==> run M: inputs <==
// mainModule
module mainModule(
		input clk, input reset,
		output [31:0] imem_addr, input [31:0] imem_data,
		output wb_alu_we, output [2:0] wb_alu_rd, output [31:0] wb_alu_data,
		output wb_mem_we, output [2:0] wb_mem_rd, output [7:0] wb_mem_data,
		output [3:0] flags
	);
export LEC_CHECK = 0
export CAP_MARGIN = 35
export CELL_PAD_IN_SITES_GLOBAL_PLACEMENT = 3
export CORE_MARGIN = 2
export CORE_UTILIZATION = 67
export CTS_CLUSTER_DIAMETER = 245
export CTS_CLUSTER_SIZE = 19
export MIN_ROUTING_LAYER = met1
export PLACE_DENSITY = 0.64
export SLEW_MARGIN = 20
create_clock -name core_clock -period 10.2 [get_ports {clk}]
run.sh (not shown) runs the stock make flow with config.mk's settings and CLKGATE_MAP_FILE=.
==> run X (differences from run M) <==
==> flow/config.mk (replaced) <==
export PLATFORM = sky130hd
export DESIGN_NAME = mainModule
export DESIGN_NICKNAME = mainModule
export VERILOG_FILES = /design/flow/design.v
export SDC_FILE = /design/flow/constraint.sdc
export NUM_CORES = 4
export LEC_CHECK = 0
export CAP_MARGIN = 20
export CORE_MARGIN = 2
export CORE_UTILIZATION = 64
export SETUP_SLACK_MARGIN = 1.98
export SLEW_MARGIN = 20
==> flow/constraint.sdc (replaced) <==
create_clock -name core_clock -period 7.38 [get_ports {clk}]
set_input_delay 1.4760 -clock core_clock [delete_from_list [all_inputs] [get_ports {clk}]]
set_output_delay 1.4760 -clock core_clock [all_outputs]
set_load 0.01 [all_outputs]
==> run F (differences from run M) <==
==> flow/config.mk (replaced) <==
export PLATFORM = sky130hd
export DESIGN_NAME = mainModule
export DESIGN_NICKNAME = mainModule
export VERILOG_FILES = /design/flow/design.v
export SDC_FILE = /design/flow/constraint.sdc
export NUM_CORES = 4
export LEC_CHECK = 0
export CAP_MARGIN = 20
export CORE_MARGIN = 2
export CORE_UTILIZATION = 40
export PLACE_DENSITY = 0.6
export SLEW_MARGIN = 20
==> flow/constraint.sdc (replaced) <==
create_clock -name core_clock -period 11.5 [get_ports {clk}]
set_input_delay 2.3000 -clock core_clock [delete_from_list [all_inputs] [get_ports {clk}]]
set_output_delay 2.3000 -clock core_clock [all_outputs]
set_load 0.01 [all_outputs]
==> comparison <==
Run F finished with timing, DRC and antenna clean. Run X produced a clean layout. Run M died in 3_1_place_gp_skip_io. Between run X and run F, the lower via count is in run F (gap 4.2%, measured against run F). Worst hold slack: run F is higher than run X (0.0052 ns). In run F the core utilization is lower than in run X, by 28 points. In run F the critical path depth is lower than in run X, by 1. In synthesized area, run F and run M do not differ. Of run X and run F, run X has the higher fmax (gap about 37%, measured against run F). In run F the final area is smaller than in run X, by 2.1%. Sequential power: run X is larger than run F (57%). Against run X, the routed wire length of run F is larger by 4.6%. Of run X and run F, run F has the higher sequential share of layout area (gap 0.60 points).


==> run a: inputs <==
Starting RTL as in the previous note.
Design mainModule, start of the top module:
module mainModule(
		input clk, input reset,
		output [31:0] imem_addr, input [31:0] imem_data,
		output wb_alu_we, output [2:0] wb_alu_rd, output [31:0] wb_alu_data,
		output wb_mem_we, output [2:0] wb_mem_rd, output [7:0] wb_mem_data,
		output [3:0] flags
	);
	wire IF_flush, ID_flush, EX_flush; 
	wire pcWrite, p1_pipeline_regWrite;
	wire p2_pipeline_regWrite, p2_pipeline_stall;
	wire hu_pcWrite, hu_p1_regWrite, hu_stall;
	wire p3_pipeline_regWrite = 1'b1;
	wire [1:0]  f_mem_reg_rn_sel, f_alu_reg_rm_sel, f_alu_reg_rn_sel;	 
	wire [1:0] f_mem_reg_rd_sel;
	wire f_memStage_mem_rd_sel;
	wire [31:0] p2_pc_branchTarget, pc_jumpTarget; 
	wire [1:0] pcSrc;
	wire [15:0] p1_aluInstr, p1_memInstr;  
	wire [31:0] p1_pc_plus4;
	IFStage the_IFStage(
		clk, reset, p1_pipeline_regWrite, IF_flush, 
		pcWrite, 	p2_pc_branchTarget, pc_jumpTarget, 
		pcSrc,  
		p1_aluInstr, p1_memInstr, p1_pc_plus4,
		imem_addr, imem_data
	);
	wire p2_memRead, p2_memWrite, p2_alu_regWrite, p2_mem_regWrite, p2_flag_regWrite;
	wire p2_aluOp, p2_aluSrcB;
	wire p2_isBranch, p2_isJump; 
	wire p3_memRead, p3_memWrite, p3_alu_regWrite, p3_mem_regWrite;
	wire p4_alu_regWrite, p4_mem_regWrite;
	wire [2:0] p2_alu_rm, p2_alu_rn, p2_alu_rd, p2_mem_rn, p2_mem_rd;
	wire [2:0] p3_alu_rd, p3_mem_rd;
	wire [2:0] p4_alu_rd, p4_mem_rd;
	wire [31:0] p2_alu_reg_rm, p2_alu_reg_rn, p2_mem_reg_rn, p2_mem_reg_rd;  
	wire [31:0] p2_alu_imm, p2_memOffset;
	wire [7:0] p3_mem_reg_rd;
	wire [31:0] p3_alu_aluOut, p3_mem_address;
	wire [31:0] p4_alu_aluOut, p4_mem_memOut;
	wire [31:0] f_mem_reg_rn_1, f_mem_reg_rn_2, f_mem_reg_rn_3;	 
	wire [7:0] f_mem_reg_rd_1, f_mem_reg_rd_2, f_mem_reg_rd_3;		 
	wire [31:0] f_alu_reg_rm_1, f_alu_reg_rm_2, f_alu_reg_rm_3;	 
	wire [31:0] f_alu_reg_rn_1, f_alu_reg_rn_2, f_alu_reg_rn_3; 	 
	wire [7:0] f_memStage_mem_reg_rd;	
	assign f_mem_reg_rn_1 = p3_alu_aluOut; assign f_mem_reg_rn_2 = p4_alu_aluOut; assign f_mem_reg_rn_3 = p4_mem_memOut;
	assign f_alu_reg_rm_1 = p3_alu_aluOut; assign f_alu_reg_rm_2 = p4_alu_aluOut; assign f_alu_reg_rm_3 = p4_mem_memOut;
	assign f_alu_reg_rn_1 = p3_alu_aluOut; assign f_alu_reg_rn_2 = p4_alu_aluOut; assign f_alu_reg_rn_3 = p4_mem_memOut;
  ...
clock: 5.08 ns
lec_check: 0
cap_margin: 25
core_margin: 6
core_utilization: 33
cts_cluster_diameter: 190
gpl_routability_driven: 0
min_routing_layer: met1
setup_slack_margin: -0.31
slew_margin: 40
==> run b (differences from run a) <==
==> flow/config.mk (replaced) <==
export PLATFORM = sky130hd
export DESIGN_NAME = mainModule
export DESIGN_NICKNAME = mainModule
export VERILOG_FILES = /design/flow/design.v
export SDC_FILE = /design/flow/constraint.sdc
export NUM_CORES = 4
export LEC_CHECK = 0
export CAP_MARGIN = 20
export CORE_MARGIN = 2
export CORE_UTILIZATION = 70
export SETUP_SLACK_MARGIN = -0.27
export SLEW_MARGIN = 20
==> flow/constraint.sdc (replaced) <==
create_clock -name core_clock -period 4.64 [get_ports {clk}]
set_input_delay 0.9280 -clock core_clock [delete_from_list [all_inputs] [get_ports {clk}]]
set_output_delay 0.9280 -clock core_clock [all_outputs]
set_load 0.01 [all_outputs]
==> run c (differences from run a) <==
==> flow/config.mk (replaced) <==
export PLATFORM = sky130hd
export DESIGN_NAME = mainModule
export DESIGN_NICKNAME = mainModule
export VERILOG_FILES = /design/flow/design.v
export SDC_FILE = /design/flow/constraint.sdc
export NUM_CORES = 4
export LEC_CHECK = 0
export CAP_MARGIN = 20
export CELL_PAD_IN_SITES_GLOBAL_PLACEMENT = 0
export CORE_MARGIN = 2
export CORE_UTILIZATION = 67
export CTS_CLUSTER_DIAMETER = 245
export MIN_ROUTING_LAYER = met1
export PLACE_DENSITY = 0.64
export SLEW_MARGIN = 20
==> flow/constraint.sdc (replaced) <==
create_clock -name core_clock -period 6.96 [get_ports {clk}]
set_input_delay 1.3920 -clock core_clock [delete_from_list [all_inputs] [get_ports {clk}]]
set_output_delay 1.3920 -clock core_clock [all_outputs]
set_load 0.01 [all_outputs]
==> results <==
| quantity | run c | run a | run b |
|---|---|---|---|
| Internal power | 0.00766 W | 0.0115 W | 0.0128 W |
| Post-place instance area | 34,600 sq um | 37,600 sq um | 37,000 sq um |
| FMAX | 150 MHz | 166 MHz | 164 MHz |
| Sequential share of cell area | 0.339 | 0.307 | 0.307 |
| Total power of the final layout | 0.0132 W | 0.0193 W | 0.0217 W |
| Maximum number of pins on one net before global-route repair | 91 | 125 | 130 |
| Switching share of power | 0.418 | 0.405 | 0.409 |
| RD Place Congestion | 0.986 | - | 1.02 |
| Clock network fraction of total power | 0.269 | 0.274 | 0.262 |
| Tapcell Cnt | 672 | 1,357 | 615 |
| Routed via count | 34,600 | 35,000 | 38,000 |
| Reg power frac | 0.340 | 0.314 | 0.310 |
| Clk cell area share | 0.0582 | 0.0574 | 0.0562 |
| GR Util All Layers | 0.460 | 0.235 | 0.520 |
| Worst relative slew slack | 0.211 | 0.352 | 0.161 |
| Power density over cell area | 358 nW/um^2 | 474 nW/um^2 | 534 nW/um^2 |
| Total core area | 50,000 sq um | 101,000 sq um | 47,600 sq um |
| Worst Hold Margin | 0.435 ns | 0.435 ns | 0.448 ns |
| Per-cell routed wire length | 25.2 um | 23.3 um | 25.8 um |
| Result of the run | finished clean | finished with violations | finished with violations |
| Violated checks | - | setup timing | setup timing |
| Worst Path Max Fanout | 7 | 12 | 6 |
| First DRT Iteration DRCs | 5,219 | 4,734 | 7,145 |
| Via count of the first global-routing pass | 31,800 | 32,800 | 35,500 |


==> inputs of v25 <==
Starting RTL as in the previous note.
make LEC_CHECK=0 CAP_MARGIN=20 CELL_PAD_IN_SITES_DETAIL_PLACEMENT=0 CELL_PAD_IN_SITES_GLOBAL_PLACEMENT=0 CORE_ASPECT_RATIO=0.55 CORE_MARGIN=2 CORE_UTILIZATION=58 CTS_CLUSTER_DIAMETER=161 GPL_ROUTABILITY_DRIVEN=1 GPL_TIMING_DRIVEN=1 MAX_ROUTING_LAYER=met5 PLACE_DENSITY_LB_ADDON=0.2 SETUP_SLACK_MARGIN=3.47 SLEW_MARGIN=20 TNS_END_PERCENT=55 finish   # period 13.8 ns
==> v6: changes against v25 <==
Settings changed: CELL_PAD_IN_SITES_DETAIL_PLACEMENT 0 to default, CORE_ASPECT_RATIO 0.55 to 0.98, CTS_CLUSTER_DIAMETER 161 to 245, GPL_ROUTABILITY_DRIVEN 1 to default, GPL_TIMING_DRIVEN 1 to default, MAX_ROUTING_LAYER met5 to default, MIN_ROUTING_LAYER from default to met1, PLACE_DENSITY from default to 0.64, PLACE_DENSITY_LB_ADDON 0.2 to default, SETUP_SLACK_MARGIN 3.47 to 0.7, TNS_END_PERCENT 55 to 15.
==> flow/constraint.sdc (replaced) <==
create_clock -name core_clock -period 2.66 [get_ports {clk}]
set_input_delay 0.5320 -clock core_clock [delete_from_list [all_inputs] [get_ports {clk}]]
set_output_delay 0.5320 -clock core_clock [all_outputs]
set_load 0.01 [all_outputs]
==> results <==
Setup slack on the worst flop-to-flop path: v6 -3.49 ns; v25 5.76 ns
Result of the run: v6 complete, but fails checks; v25 complete, no violations
Reasons for failing layout checks: v6 setup timing; v25 -
Number of global-route vias before repair: v6 34,830; v25 30,470
Die X: v6 247.7 um; v25 329.3 um
Antenna violations before repair: v6 2; v25 3
Synth-to-layout area growth: v6 31.80%; v25 7.772%
Count of routing violations after the opening detailed-route iteration: v6 4,852; v25 7,396
Hold Path Sink: v6 theIDStage.flag_register.reg_flag_n.d0.q$_SDFF_PP0_; v25 theIDStage.flag_register.reg_flag_c.d0.q$_SDFF_PP0_
WL final: v6 141,600 um; v25 136,600 um
Cells resized by post-CTS repair: v6 257; v25 0
Largest clock skew in the final design: v6 0.02779 ns; v25 0.03591 ns
Met3 global-route usage: v6 10.36%; v25 21.21%
CP most frequent cell: v6 sky130_fd_sc_hd__o21ai_2; v25 sky130_fd_sc_hd__or4_1
Area of the core region: v6 57,580 sq um; v25 57,420 sq um
Pin count of the biggest net entering global routing: v6 101; v25 94
Critical path origin: v6 theMEMStage.p4.reg_alu_rd.d1.q$_SDFF_PP0_; v25 theMEMStage.p4.reg_mem_rd.d0.q$_SDFF_PP0_
Seq group: v6 11.3 mW; v25 2.26 mW
Share of total power in sequential cells: v6 28.0%; v25 34.0%
Relative slew margins: v6 31.06%; v25 10.33%
Total routing resource utilization after global routing: v6 44.11%; v25 43.65%
Stage delay of the slowest cell on the critical path: v6 0.69 ns; v25 0.87 ns
Buffers & Inverters on Critical Path: v6 3; v25 1
Core utilization at floorplan: v6 58.62%; v25 58.79%
Std cell rows: v6 87; v25 65


==> inputs of delta <==
Starting RTL as in the previous note.
make LEC_CHECK=0 ABC_AREA=1 CAP_MARGIN=20 CORE_MARGIN=2 CORE_UTILIZATION=72 CTS_CLUSTER_DIAMETER=381 CTS_CLUSTER_SIZE=16 PLACE_DENSITY_LB_ADDON=0.29 SETUP_SLACK_MARGIN=-0.27 SLEW_MARGIN=20 finish   # period 4.64 ns
==> inputs of harbor, as changes to delta <==
==> flow/config.mk (replaced) <==
export PLATFORM = sky130hd
export DESIGN_NAME = mainModule
export DESIGN_NICKNAME = mainModule
export VERILOG_FILES = /design/flow/design.v
export SDC_FILE = /design/flow/constraint.sdc
export NUM_CORES = 4
export LEC_CHECK = 0
export CAP_MARGIN = 20
export CORE_MARGIN = 2
export CORE_UTILIZATION = 72
export CTS_CLUSTER_DIAMETER = 373
export CTS_CLUSTER_SIZE = 14
export PLACE_DENSITY_LB_ADDON = 0.08
export SETUP_SLACK_MARGIN = 1.61
export SLEW_MARGIN = 20
export TNS_END_PERCENT = 5
==> flow/constraint.sdc (replaced) <==
create_clock -name core_clock -period 5.61 [get_ports {clk}]
set_input_delay 1.1220 -clock core_clock [delete_from_list [all_inputs] [get_ports {clk}]]
set_output_delay 1.1220 -clock core_clock [all_outputs]
set_load 0.01 [all_outputs]
==> inputs of quartz, as changes to delta <==
==> flow/config.mk (replaced) <==
export PLATFORM = sky130hd
export DESIGN_NAME = mainModule
export DESIGN_NICKNAME = mainModule
export VERILOG_FILES = /design/flow/design.v
export SDC_FILE = /design/flow/constraint.sdc
export NUM_CORES = 4
export LEC_CHECK = 0
export CAP_MARGIN = 20
export CORE_MARGIN = 2
export CORE_UTILIZATION = 40
export PLACE_DENSITY = 0.6
export SETUP_SLACK_MARGIN = 0.43
export SLEW_MARGIN = 20
==> flow/constraint.sdc (replaced) <==
create_clock -name core_clock -period 8.25 [get_ports {clk}]
set_input_delay 1.6500 -clock core_clock [delete_from_list [all_inputs] [get_ports {clk}]]
set_output_delay 1.6500 -clock core_clock [all_outputs]
set_load 0.01 [all_outputs]
==> inputs of maple, as changes to delta <==
==> flow/config.mk (replaced) <==
export PLATFORM = sky130hd
export DESIGN_NAME = mainModule
export DESIGN_NICKNAME = mainModule
export VERILOG_FILES = /design/flow/design.v
export SDC_FILE = /design/flow/constraint.sdc
export NUM_CORES = 4
export LEC_CHECK = 0
export CAP_MARGIN = 20
export CORE_MARGIN = 2
export CORE_UTILIZATION = 72
export CTS_CLUSTER_DIAMETER = 373
export CTS_CLUSTER_SIZE = 14
export PLACE_DENSITY_LB_ADDON = 0.08
export SETUP_SLACK_MARGIN = -0.45
export SLEW_MARGIN = 20
==> flow/constraint.sdc (replaced) <==
create_clock -name core_clock -period 5.23 [get_ports {clk}]
set_input_delay 1.0460 -clock core_clock [delete_from_list [all_inputs] [get_ports {clk}]]
set_output_delay 1.0460 -clock core_clock [all_outputs]
set_load 0.01 [all_outputs]
==> results <==
Outcome: delta failed layout checks; maple failed layout checks; quartz complete, no violations; harbor failed layout checks
Layout check failures: delta setup timing; maple setup timing; quartz -; harbor setup timing
Worst hold stages: delta 2; maple 2; quartz 1; harbor 1
Buffers plus inverters on the worst setup path: delta 3; maple 5; quartz 2; harbor 5
Number of core rows: delta 79; maple 79; quartz 106; harbor 79
Cell Count Post-Placement: delta 5391; maple 5020; quartz 5220; harbor 4943
Filler cell count: delta 3460; maple 3117; quartz 8436; harbor 3295
Floorplan core density: delta 73.0%; maple 72.7%; quartz 40.4%; harbor 72.7%
Inverter tally of the final layout excluding the clock network: delta 697; maple 54; quartz 54; harbor 54
Detailed-route wire length: delta 132000 µm; maple 129000 µm; quartz 135000 µm; harbor 127000 µm
Top fanout value on the critical path: delta 15; maple 7; quartz 33; harbor 7
Vertical die dimension: delta 221 µm; maple 221 µm; quartz 295 µm; harbor 221 µm
Cell internal power dissipation: delta 8.66 mW; maple 9.82 mW; quartz 6.61 mW; harbor 9.04 mW
Power density over cell area: delta 387 mW/mm²; maple 447 mW/mm²; quartz 304 mW/mm²; harbor 421 mW/mm²
Fraction of the cycle the final worst path needs: delta 102%; maple 116%; quartz 90.2%; harbor 109%
Startpoint of the most critical hold path: delta theMEMStage.p4.reg_flag_n.d0.q; maple the_IFStage.p1.reg_memInstr.d9.q; quartz theMEMStage.p4.reg_flag_n.d0.q; harbor theMEMStage.p4.reg_flag_c.d0.q
Portion of the post-synthesis area used by sequential elements: delta 36.6%; maple 36.9%; quartz 36.9%; harbor 36.9%
Pre-CTS setup slack: delta -0.0575 ns; maple -1.01 ns; quartz 0.675 ns; harbor -0.554 ns
Cell mode on critical path: delta nand2_1; maple buf_4; quartz or4_1; harbor buf_4
Detailed-routed wire length on met3: delta 23300 µm; maple 18500 µm; quartz 12600 µm; harbor 18100 µm
RSZ-0062 raised after global routing: delta -; maple true; quartz false; harbor true
TritonCTS Buffers: delta 44; maple 50; quartz 71; harbor 50
Logic gate fraction of the total cell area: delta 46.9%; maple 50.9%; quartz 51.1%; harbor 51.7%
Power is estimated from default activity; no workload was simulated.
